==> inputs of run K <==
==> flow/design.v (excerpt) <==
module top_control_unit(
    input wire clk,
    input wire reset,
    input wire btnL,
    input wire btnR,
    input wire btnC,
    input wire [7:0] multiplicand,
    input wire [7:0] multiplier,
    output wire [6:0] seg,
    output wire [3:0] an,
    output led
);
    wire left_pressed, right_pressed, start_pressed;
    pushbutton_detector pb_left (
        .clk(clk),
        .reset(reset),
        .x(btnL),
        .z(left_pressed)
    );
    pushbutton_detector pb_right (
        .clk(clk),
        .reset(reset),
        .x(btnR),
        .z(right_pressed)
    );
    pushbutton_detector pb_center (
        .clk(clk),
        .reset(reset),
        .x(btnC),
        .z(start_pressed)
    );
    wire [15:0] product;
    wire done;
    serial_parallel_multiplier spm (
        .clk(clk),
        .rst(reset),
        .start(start_pressed),
        .x(multiplicand),
        .y(multiplier),
  ...
export LEC_CHECK = 0
export ABC_AREA = 1
export CAP_MARGIN = 0
export CELL_PAD_IN_SITES_DETAIL_PLACEMENT = 0
export CELL_PAD_IN_SITES_GLOBAL_PLACEMENT = 3
export CORE_ASPECT_RATIO = 0.68
export CORE_MARGIN = 2
export CORE_UTILIZATION = 39
export CTS_CLUSTER_SIZE = 24
export PLACE_DENSITY_LB_ADDON = 0.27
export SLEW_MARGIN = 10
create_clock -name core_clock -period 17.6 [get_ports {clk}]
run.sh (not shown) runs the stock make flow with config.mk's settings and CLKGATE_MAP_FILE=.
==> run A (differences from run K) <==
ABC_AREA = default   (was 1)
CAP_MARGIN = 15   (was 0)
CELL_PAD_IN_SITES_GLOBAL_PLACEMENT = 2   (was 3)
CORE_ASPECT_RATIO = 0.85   (was 0.68)
CORE_UTILIZATION = 57   (was 39)
CTS_CLUSTER_DIAMETER = 164   (was default)
CTS_CLUSTER_SIZE = 98   (was 24)
GPL_ROUTABILITY_DRIVEN = 0   (was default)
GPL_TIMING_DRIVEN = 0   (was default)
HOLD_SLACK_MARGIN = 0.04   (was default)
MAX_ROUTING_LAYER = met5   (was default)
PLACE_DENSITY_LB_ADDON = 0.02   (was 0.27)
TNS_END_PERCENT = 65   (was default)
==> flow/constraint.sdc (replaced) <==
create_clock -name core_clock -period 39.2 [get_ports {clk}]
set_input_delay 7.8400 -clock core_clock [delete_from_list [all_inputs] [get_ports {clk}]]
set_output_delay 7.8400 -clock core_clock [all_outputs]
set_load 0.01 [all_outputs]
==> results <==
item                                                                           run K                      run A
Die Width                                                                     270 um                     204 um
Post-synth tally of flip-flops with integrated enable                              1                          1
Synth Cell Area                                                           18800 um^2                 19400 um^2
Total die size                                                            50000 um^2                 35500 um^2
Sequential area share after synthesis                                          0.291                      0.282
Gate count of the mapped netlist                                                2880                       2313
Rows                                                                              66                         62
Most common reg cell                                                         dfrtp_1                    dfrtp_1
Area reported by Yosys stat                                               18800 um^2                 19400 um^2
Area leader, netlist                                                         dfrtp_1                    dfrtp_1
Share of cell area taken by muxes after synthesis                            0.00107                     0.0452
Die Y                                                                         185 um                     174 um
Run status                                                   complete, no violations  aborted with a tool error
Last stage reached                                                                 -       3_1_place_gp_skip_io
Synthesized net count                                                           2984                       2417
XOR/XNOR Area Share                                                           0.0339                      0.105
Mean cell area of the mapped netlist                                       6.52 um^2                  8.38 um^2
Core footprint                                                            47600 um^2                 33700 um^2
Adder Share, Synth                                                            0.0557                     0.0540
AO/OA Area Share                                                              0.0981                      0.239
Floorplan utilization                                                          0.394                      0.575
Cell count in the Yosys report                                                  2880                       2313
Cell Type Count                                                                   66                        124
Dominant cell area share                                                       0.288                      0.279
Synthesized-area fraction occupied by and/or/nand/nor cells                    0.407                      0.238

* * *

==> 04-16: inputs <==
top_control_unit again, from the RTL that the note above started with.
make LEC_CHECK=0 ABC_AREA=1 CAP_MARGIN=10 CELL_PAD_IN_SITES_DETAIL_PLACEMENT=0 CELL_PAD_IN_SITES_GLOBAL_PLACEMENT=2 CORE_ASPECT_RATIO=0.85 CORE_MARGIN=2 CORE_UTILIZATION=63 CTS_CLUSTER_DIAMETER=164 CTS_CLUSTER_SIZE=98 GPL_ROUTABILITY_DRIVEN=1 GPL_TIMING_DRIVEN=0 HOLD_SLACK_MARGIN=0.04 MAX_ROUTING_LAYER=met5 PLACE_DENSITY_LB_ADDON=0.25 SETUP_SLACK_MARGIN=2.64 SLEW_MARGIN=40 TNS_END_PERCENT=20 finish   # period 39.2 ns
==> inputs of 08-23, as changes to 04-16 <==
CAP_MARGIN = 15   (was 10)
CELL_PAD_IN_SITES_GLOBAL_PLACEMENT = 0   (was 2)
CORE_ASPECT_RATIO = default   (was 0.85)
CORE_UTILIZATION = 72   (was 63)
CTS_CLUSTER_SIZE = 18   (was 98)
GPL_ROUTABILITY_DRIVEN = default   (was 1)
GPL_TIMING_DRIVEN = default   (was 0)
HOLD_SLACK_MARGIN = default   (was 0.04)
MAX_ROUTING_LAYER = met4   (was met5)
PLACE_DENSITY_LB_ADDON = 0.02   (was 0.25)
SETUP_SLACK_MARGIN = 0.69   (was 2.64)
SLEW_MARGIN = 35   (was 40)
TNS_END_PERCENT = 65   (was 20)
==> flow/constraint.sdc (replaced) <==
create_clock -name core_clock -period 13.7 [get_ports {clk}]
set_input_delay 2.7400 -clock core_clock [delete_from_list [all_inputs] [get_ports {clk}]]
set_output_delay 2.7400 -clock core_clock [all_outputs]
set_load 0.01 [all_outputs]
==> out/qor.yml <==
outcome:
  outcome: "aborted with a tool error"
  haltStage: "global placement without I/O (3_1_place_gp_skip_io)"
  error_line: "[ERROR FLW-0024] Place density exceeds 1.0 (current PLACE_DENSITY_LB_ADDON =  0.25). Please check if the value of  PLACE_DENSITY_LB_ADDON is between 0 and 0.99."
die:
  die_area_um2: 31210
  core-area_um2: 29460
  die_w_um: 191.3
  fp_util: 0.6374
  chipHeight_um: 163.2
# the run above: 04-16

==> out/qor.yml <==
die:
  core-area_um2: 25840
  fp_util: 0.7268
  die_w_um: 165.5
  die_area_um2: 27390
  chipHeight_um: 165.5
yosys:
  synthTopCellsByArea: "dfrtp_1, nand2_1, inv_1"
sta:
  fin_ws_ns: -0.1175
  setup_viol: 7
power_and_ir_drop:
  irDropWorstVdd_mv: 0.09319
global_routing:
  overflow: 0
outcome:
  outcome: "complete, but fails checks"
  so.violations: "negative setup slack"
setup_path:
  cp-start-kind: "flop"
  r2r_cells: 31
  crit_slowest_cell: "dfrtp_2"
# the run above: 08-23

